==> job 8952: inputs <==
==> flow/design.v <==
module mul_A (CLK, RESETn, a, b, y);
	parameter bw = 32;
	input [bw-1:0] a, b;
	input CLK;
	input RESETn;
	output [2*bw-1:0] y;
	reg [bw-1:0] a_pipe [bw-1:0];
	reg [bw-1:0] b_pipe [bw-1:0];
	reg [2*bw-1:0] partials [bw-1:0];
	genvar i, j;
	for(i=0; i<bw; i=i+1) begin : gen1
		always@(posedge CLK) begin
			if(!RESETn) begin
				a_pipe[i] <= 0;
				b_pipe[i] <= 0;
				partials[i] <= 0;
			end
			else begin
				if(i==0) begin
					a_pipe[i] <= a;
					b_pipe[i] <= b;
					partials[i] <=(a_pipe[i][i] ? b_pipe[i] << i : 0);
				end
				else begin
					a_pipe[i] <= a_pipe[i-1];
					b_pipe[i] <= b_pipe[i-1];
					partials[i] <=(a_pipe[i][i] ? b_pipe[i] << i : 0) + partials[i-1];
				end				
			end
		end
	end
	assign y = partials[bw-1];
endmodule
==> flow/run.sh <==
#!/bin/bash
# the make line also repeats each setting of config.mk as NAME=value (left out here)
make -C /OpenROAD-flow-scripts/flow DESIGN_CONFIG=/design/flow/config.mk WORK_HOME=/design/flow/orfs CLKGATE_MAP_FILE= finish
==> flow/config.mk <==
export PLATFORM = sky130hd
export DESIGN_NAME = mul_A
export DESIGN_NICKNAME = mul_A
export VERILOG_FILES = /design/flow/design.v
export SDC_FILE = /design/flow/constraint.sdc
export NUM_CORES = 4
export LEC_CHECK = 0
export ABC_AREA = 0
export CAP_MARGIN = 20
export CELL_PAD_IN_SITES_DETAIL_PLACEMENT = 0
export CELL_PAD_IN_SITES_GLOBAL_PLACEMENT = 0
export CORE_ASPECT_RATIO = 1.81
export CORE_MARGIN = 2
export CORE_UTILIZATION = 72
export CTS_CLUSTER_DIAMETER = 27
export CTS_CLUSTER_SIZE = 100
export GPL_TIMING_DRIVEN = 1
export HOLD_SLACK_MARGIN = -0.09
export MAX_ROUTING_LAYER = met5
export PLACE_DENSITY_LB_ADDON = 0.19
export SETUP_SLACK_MARGIN = 0.6
export SLEW_MARGIN = 20
export TNS_END_PERCENT = 50
==> flow/constraint.sdc <==
create_clock -name core_clock -period 2.49 [get_ports {CLK}]
set_input_delay 0.4980 -clock core_clock [delete_from_list [all_inputs] [get_ports {CLK}]]
set_output_delay 0.4980 -clock core_clock [all_outputs]
set_load 0.01 [all_outputs]
==> inputs of job 9543, as changes to job 8952 <==
- ABC_AREA: 0 -> 1
- CELL_PAD_IN_SITES_DETAIL_PLACEMENT: 0 -> not set
- CELL_PAD_IN_SITES_GLOBAL_PLACEMENT: 0 -> not set
- CORE_ASPECT_RATIO: 1.81 -> not set
- CTS_CLUSTER_DIAMETER: 27 -> not set
- CTS_CLUSTER_SIZE: 100 -> 10
- GPL_TIMING_DRIVEN: 1 -> not set
- HOLD_SLACK_MARGIN: -0.09 -> not set
- MAX_ROUTING_LAYER: met5 -> not set
- PLACE_DENSITY_LB_ADDON: 0.19 -> not set
- SETUP_SLACK_MARGIN: 0.6 -> 0.13
- TNS_END_PERCENT: 50 -> not set
==> flow/constraint.sdc (replaced) <==
create_clock -name core_clock -period 1.45 [get_ports {CLK}]
set_input_delay 0.2900 -clock core_clock [delete_from_list [all_inputs] [get_ports {CLK}]]
set_output_delay 0.2900 -clock core_clock [all_outputs]
set_load 0.01 [all_outputs]
==> impl_metrics.py <==
# Auto-generated metrics
metrics = {
    "outcome": {
        "status": "aborted with a tool error",
        "lastStage": "4_1_cts",
        "firstError": "[ERROR DPL-0033] detailed placement checks failed during check placement.",
    },
    "synth": {
        "synth_area_um2": 135000,
        "ys_sh_adder_pct": 9.64,
    },
    "placement": {
        "dp.cells": 18500,
    },
}
-- figures above: job 8952

==> impl_metrics.py <==
# Auto-generated metrics
metrics = {
    "outcome": {
        "status": "aborted with a tool error",
        "firstError": "[ERROR GRT-0116] Global routing finished with congestion. Check the congestion regions in the DRC Viewer.",
        "lastStage": "5_1_grt",
    },
    "placement": {
        "dp.cells": 32200,
    },
    "clocking": {
        "numCtsBuffers": 370,
    },
    "synth": {
        "synth_area_um2": 166000,
        "ys_sh_adder_pct": 7.82,
    },
}
-- figures above: job 9543


==> 04-26 <==
Starts from the design.v that is shown in full above.
clock: 5.0 ns
lec_check: 0
cap_margin: 20
cell_pad_in_sites_global_placement: 2
core_margin: 2
core_utilization: 40
min_routing_layer: met2
slew_margin: 30
run.sh (not shown) runs the stock make flow with config.mk's settings and CLKGATE_MAP_FILE=.
==> 06-12: changes against 04-26 <==
Settings changed: CELL_PAD_IN_SITES_DETAIL_PLACEMENT from default to 2, CELL_PAD_IN_SITES_GLOBAL_PLACEMENT 2 to default, CTS_CLUSTER_DIAMETER from default to 74, MIN_ROUTING_LAYER met2 to default, SLEW_MARGIN 30 to 20, TNS_END_PERCENT from default to 65.
==> notes <==
06-12 finished with max-capacitance violations, max-slew violations, negative setup slack left. 04-26 went through all stages and came out clean. In 06-12 the sequential share of layout area is higher than in 04-26, by 0.24 points. In 06-12 the hold slack is worse than in 04-26, by 0.032 ns. Synthesized cell count is the same in 04-26 and 06-12. In sequential power, 06-12 and 04-26 hardly differ. In 06-12 the setup slack is lower than in 04-26, by 2.9 ns. Cell count: 04-26 is lower than 06-12 (about 0.24%). In 06-12 the core utilization is lower than in 04-26, by 0.27 points. In 06-12 the first-iteration DRC count is larger than in 04-26, by 1.1%. Of 06-12 and 04-26, 06-12 has the higher clock power (gap about 5%, measured against 04-26). Against 06-12, the clock skew of 04-26 is lower by 0.035 ns.

==> garnet: inputs <==
RTL: the design.v shown in full above, as it stands there.
export LEC_CHECK = 0
export CAP_MARGIN = 20
export CORE_MARGIN = 2
export CORE_UTILIZATION = 72
export CTS_CLUSTER_DIAMETER = 97
export CTS_CLUSTER_SIZE = 33
export SETUP_SLACK_MARGIN = 1.02
export SLEW_MARGIN = 20
create_clock -name core_clock -period 3.55 [get_ports {CLK}]
==> cedar: changes against garnet <==
- ABC_AREA: not set -> 0
- CELL_PAD_IN_SITES_DETAIL_PLACEMENT: not set -> 0
- CELL_PAD_IN_SITES_GLOBAL_PLACEMENT: not set -> 0
- CORE_ASPECT_RATIO: not set -> 0.79
- CORE_UTILIZATION: 72 -> 70
- CTS_CLUSTER_DIAMETER: 97 -> 85
- CTS_CLUSTER_SIZE: 33 -> not set
- GPL_TIMING_DRIVEN: not set -> 1
- MAX_ROUTING_LAYER: not set -> met5
- SETUP_SLACK_MARGIN: 1.02 -> -0.05
- TNS_END_PERCENT: not set -> 100
==> flow/constraint.sdc (replaced) <==
create_clock -name core_clock -period 3.05 [get_ports {CLK}]
set_input_delay 0.6100 -clock core_clock [delete_from_list [all_inputs] [get_ports {CLK}]]
set_output_delay 0.6100 -clock core_clock [all_outputs]
set_load 0.01 [all_outputs]
==> zinc: changes against garnet <==
- CTS_CLUSTER_DIAMETER: 97 -> 92
- CTS_CLUSTER_SIZE: 33 -> 20
- SETUP_SLACK_MARGIN: 1.02 -> 0.37
==> flow/constraint.sdc (replaced) <==
create_clock -name core_clock -period 3.43 [get_ports {CLK}]
set_input_delay 0.6860 -clock core_clock [delete_from_list [all_inputs] [get_ports {CLK}]]
set_output_delay 0.6860 -clock core_clock [all_outputs]
set_load 0.01 [all_outputs]
==> maple: changes against garnet <==
- CTS_CLUSTER_DIAMETER: 97 -> 92
- CTS_CLUSTER_SIZE: 33 -> 20
- PLACE_DENSITY: not set -> 0.65
- SETUP_SLACK_MARGIN: 1.02 -> -0.19
==> flow/constraint.sdc (replaced) <==
create_clock -name core_clock -period 2.88 [get_ports {CLK}]
set_input_delay 0.5760 -clock core_clock [delete_from_list [all_inputs] [get_ports {CLK}]]
set_output_delay 0.5760 -clock core_clock [all_outputs]
set_load 0.01 [all_outputs]
==> comparison table <==
Hold path start: maple RESETn; zinc RESETn; cedar RESETn; garnet -
Count of multi-input gates: maple 10400; zinc 10400; cedar 10400; garnet -
Destination of the worst hold path: maple partials[16][11]$_SDFF_PN0_; zinc b_pipe[16][12]$_SDFF_PN0_; cedar partials[2][24]$_SDFF_PN0_; garnet -
Result of the run: maple failed layout checks; zinc finished clean; cedar failed layout checks; garnet stopped before the end
Failing step: maple -; zinc -; cedar -; garnet 5_1_grt
Layout check failures: maple negative setup slack; zinc -; cedar negative setup slack; garnet -
Clock-pin slew on the worst setup and hold paths: maple 0.08 ns; zinc 0.08 ns; cedar 0.07 ns; garnet -
Number of cell instances on the worst register-to-register path: maple 13; zinc 12; cedar 13; garnet -
Number of vias in the routed layout: maple 111000; zinc 102000; cedar 104000; garnet -
Crit. End Element: maple flip-flop; zinc flip-flop; cedar flip-flop; garnet -
Clock power frac: maple 0.367; zinc 0.365; cedar 0.479; garnet -
Hold Crit Depth: maple 2; zinc 2; cedar 2; garnet -
Clk power: maple 25.7 mW; zinc 21.4 mW; cedar 38.4 mW; garnet -
Min setup slack post-route: maple -0.591 ns; zinc 0.0433 ns; cedar -0.184 ns; garnet -
R2r setup slk: maple -0.59 ns; zinc 0.04 ns; cedar -0.18 ns; garnet -
Top layer used by detailed routing: maple met5; zinc met5; cedar met5; garnet -
Arrival time reported for the critical path endpoint: maple 4.23 ns; zinc 4.13 ns; cedar 4.09 ns; garnet -
Pre-Repair DR Iteration Count: maple 9; zinc 8; cedar 7; garnet -
Routed len/inst: maple 22.0 µm; zinc 19.8 µm; cedar 18.8 µm; garnet -
Largest buffer count on any clock path: maple 3; zinc 3; cedar 4; garnet 3

==> inputs of job 416 <==
Starts from the design.v that is shown in full above.
export LEC_CHECK = 0
export CAP_MARGIN = 20
export CORE_MARGIN = 2
export CORE_UTILIZATION = 72
export CTS_CLUSTER_SIZE = 20
export SLEW_MARGIN = 20
create_clock -name core_clock -period 2.88 [get_ports {CLK}]
==> job 776: changes against job 416 <==
--- a/flow/config.mk
+++ b/flow/config.mk
@@ -8,5 +8,4 @@
 export CAP_MARGIN = 20
 export CORE_MARGIN = 2
-export CORE_UTILIZATION = 72
-export CTS_CLUSTER_SIZE = 20
+export CORE_UTILIZATION = 20
 export SLEW_MARGIN = 20
==> flow/constraint.sdc (replaced) <==
create_clock -name core_clock -period 4.2 [get_ports {CLK}]
set_input_delay 0.8400 -clock core_clock [delete_from_list [all_inputs] [get_ports {CLK}]]
set_output_delay 0.8400 -clock core_clock [all_outputs]
set_load 0.01 [all_outputs]
==> job 5385: changes against job 416 <==
--- a/flow/config.mk
+++ b/flow/config.mk
@@ -8,5 +8,6 @@
 export CAP_MARGIN = 20
 export CORE_MARGIN = 2
-export CORE_UTILIZATION = 72
+export CORE_UTILIZATION = 70
+export CTS_CLUSTER_DIAMETER = 92
 export CTS_CLUSTER_SIZE = 20
 export SLEW_MARGIN = 20
==> results <==
- Job 5385 finished but fails on setup timing. Job 416 failed in global routing. Job 776 completed with no timing, DRC or antenna violations.
- Between job 776 and job 5385, the lower cell area is in job 776 (gap about 3.4%, measured against job 5385).
- Die size, highest first: job 776, job 5385, job 416.
- Fmax: job 5385 is higher than job 776 (about 17%).
- Clock skew: job 5385 is higher than job 776 (0.0052 ns).
- Clock power: job 5385 is smaller than job 776 (13%).

==> run M: inputs <==
RTL: the design.v shown in full above, as it stands there.
Settings: LEC_CHECK=0, ABC_AREA=0, CAP_MARGIN=20, CELL_PAD_IN_SITES_DETAIL_PLACEMENT=0, CELL_PAD_IN_SITES_GLOBAL_PLACEMENT=0, CORE_ASPECT_RATIO=1.81, CORE_MARGIN=2, CORE_UTILIZATION=63, GPL_TIMING_DRIVEN=1, MAX_ROUTING_LAYER=met5, PLACE_DENSITY=0.57, SETUP_SLACK_MARGIN=0.52, SLEW_MARGIN=20, TNS_END_PERCENT=50; clock period 3.15 ns.
==> inputs of run A, as changes to run M <==
Settings changed: ABC_AREA 0 to not set, CELL_PAD_IN_SITES_DETAIL_PLACEMENT 0 to not set, CELL_PAD_IN_SITES_GLOBAL_PLACEMENT 0 to 2, CORE_ASPECT_RATIO 1.81 to not set, CORE_UTILIZATION 63 to 40, CTS_CLUSTER_DIAMETER set to 27, GPL_TIMING_DRIVEN 1 to not set, MAX_ROUTING_LAYER met5 to not set, MIN_ROUTING_LAYER set to met1, PLACE_DENSITY 0.57 to not set, SETUP_SLACK_MARGIN 0.52 to not set, SLEW_MARGIN 20 to 40, TNS_END_PERCENT 50 to not set.
==> flow/constraint.sdc (replaced) <==
create_clock -name core_clock -period 5.0 [get_ports {CLK}]
set_input_delay 1.0000 -clock core_clock [delete_from_list [all_inputs] [get_ports {CLK}]]
set_output_delay 1.0000 -clock core_clock [all_outputs]
set_load 0.01 [all_outputs]
==> inputs of run X, as changes to run M <==
Settings changed: ABC_AREA 0 to not set, CELL_PAD_IN_SITES_DETAIL_PLACEMENT 0 to not set, CELL_PAD_IN_SITES_GLOBAL_PLACEMENT 0 to not set, CORE_ASPECT_RATIO 1.81 to not set, CORE_UTILIZATION 63 to 72, CTS_CLUSTER_SIZE set to 40, GPL_TIMING_DRIVEN 1 to not set, MAX_ROUTING_LAYER met5 to not set, PLACE_DENSITY 0.57 to 0.41, SETUP_SLACK_MARGIN 0.52 to 0.97, TNS_END_PERCENT 50 to not set.
==> flow/constraint.sdc (replaced) <==
create_clock -name core_clock -period 3.64 [get_ports {CLK}]
set_input_delay 0.7280 -clock core_clock [delete_from_list [all_inputs] [get_ports {CLK}]]
set_output_delay 0.7280 -clock core_clock [all_outputs]
set_load 0.01 [all_outputs]
==> inputs of run G, as changes to run M <==
Settings changed: ABC_AREA 0 to not set, CELL_PAD_IN_SITES_DETAIL_PLACEMENT 0 to not set, CELL_PAD_IN_SITES_GLOBAL_PLACEMENT 0 to not set, CORE_ASPECT_RATIO 1.81 to not set, CORE_UTILIZATION 63 to 72, CTS_CLUSTER_SIZE set to 33, GPL_TIMING_DRIVEN 1 to not set, MAX_ROUTING_LAYER met5 to not set, PLACE_DENSITY 0.57 to not set, SETUP_SLACK_MARGIN 0.52 to 0.21, TNS_END_PERCENT 50 to not set.
==> flow/constraint.sdc (replaced) <==
create_clock -name core_clock -period 3.64 [get_ports {CLK}]
set_input_delay 0.7280 -clock core_clock [delete_from_list [all_inputs] [get_ports {CLK}]]
set_output_delay 0.7280 -clock core_clock [all_outputs]
set_load 0.01 [all_outputs]
==> summary.log <==
qor: finish.largest_class combinational gates
qor: run.openroad.warnings 70
qor: outcome.failed_checks setup timing
qor: outcome.run_status failed layout checks
qor: pwr.comb_power_share 1.5%
qor: clocking.clkSlewWorstSetupHoldPaths 0.07 ns
qor: floorplan.die_area 218,000 um2
qor: pwr.power.sequential.fraction 50.4%
qor: critical_path.cpLargestDelayFamily AND-OR/OR-AND gates
qor: final_timing.final_critical_path_setup_slack -0.457 ns
qor: final_timing.unrepaired_setup_endpoints_after_global_routing true
qor: pwr.power_switching 16.5 mW
qor: final_timing.final-setup-viol-count 60
qor: critical_path.count_of_buffer_and_inverter_cells_on_the_critical_path 4
qor: floorplan.fp-row-count 228
-- figures above: run M

==> summary.log <==
qor: outcome.run_status did not finish
qor: yosys.synth.cellmix.simpleShare 24.1%
qor: yosys.yosys.stat.seqShare 46.0%
qor: clocking.clock_sink_count 3,103
qor: yosys.edf_count 0
qor: yosys.post_syn_nets 15,400
qor: yosys.cell_area_after_technology_mapping 135,000 um2
qor: clocking.post_cts_setup_buffer_count 168
qor: yosys.netlist_top_cells_count 3,231 x sky130_fd_sc_hd__and2_1, 3,103 x sky130_fd_sc_hd__dfxtp_1, 1,093 x sky130_fd_sc_hd__nor2_1, 991 x sky130_fd_sc_hd__ha_1, 814 x sky130_fd_sc_hd__a21oi_1
qor: yosys.post_synth_xor_area_fraction 4.66%
qor: floorplan.fp-row-count 158
qor: yosys.post_synth_fa_ha_maj_area_fraction 9.64%
qor: floorplan.design.core.area 186,000 um2
qor: outcome.lastStage global routing (5_1_grt)
qor: floorplan.die_area 191,000 um2
-- figures above: run X

==> summary.log <==
qor: critical_path.cpLargestDelayFamily AND-OR/OR-AND gates
qor: yosys.edf_count 0
qor: critical_path.r2r_slack 0.95 ns
qor: final_timing.final_critical_path_setup_slack 0.955 ns
qor: outcome.run_status no timing/DRC/antenna violations
qor: critical_path.count_of_buffer_and_inverter_cells_on_the_critical_path 1
qor: critical_path.rr_worst_depth 13
qor: pwr.power.sequential.fraction 32.9%
qor: run.openroad.warnings 63
qor: finish.filler_cell_count 31,500
qor: finish.largest_class combinational gates
qor: floorplan.die_area 342,000 um2
qor: pwr.biggest_power_consumer_among_the_groups clock
qor: clocking.clkSlewWorstSetupHoldPaths 0.05 ns
qor: drt.detail_route.vias_per_cell 4.95
qor: pwr.comb_power_share 0.8%
qor: drt.routed_length_on_met2 152,000 um
-- figures above: run A

==> summary.log <==
qor: pwr.seq_cell_power 34.2 mW
qor: yosys.edf_count 0
qor: yosys.synth_cell_type_count 98
qor: critical_path.cpLargestDelayFamily AND-OR/OR-AND gates
qor: final_timing.final-setup-viol-count 5
qor: clocking.postCtsHoldBufs 0
qor: floorplan.fp-row-count 158
qor: finish.largest_class combinational gates
qor: clocking.clkSlewWorstSetupHoldPaths 0.08 ns
qor: outcome.run_status failed layout checks
qor: pwr.comb_power_share 1.4%
qor: outcome.failed_checks setup timing
qor: critical_path.count_of_buffer_and_inverter_cells_on_the_critical_path 0
qor: final_timing.final_critical_path_setup_slack -0.347 ns
-- figures above: run G

Power is estimated from default activity; no workload was simulated.
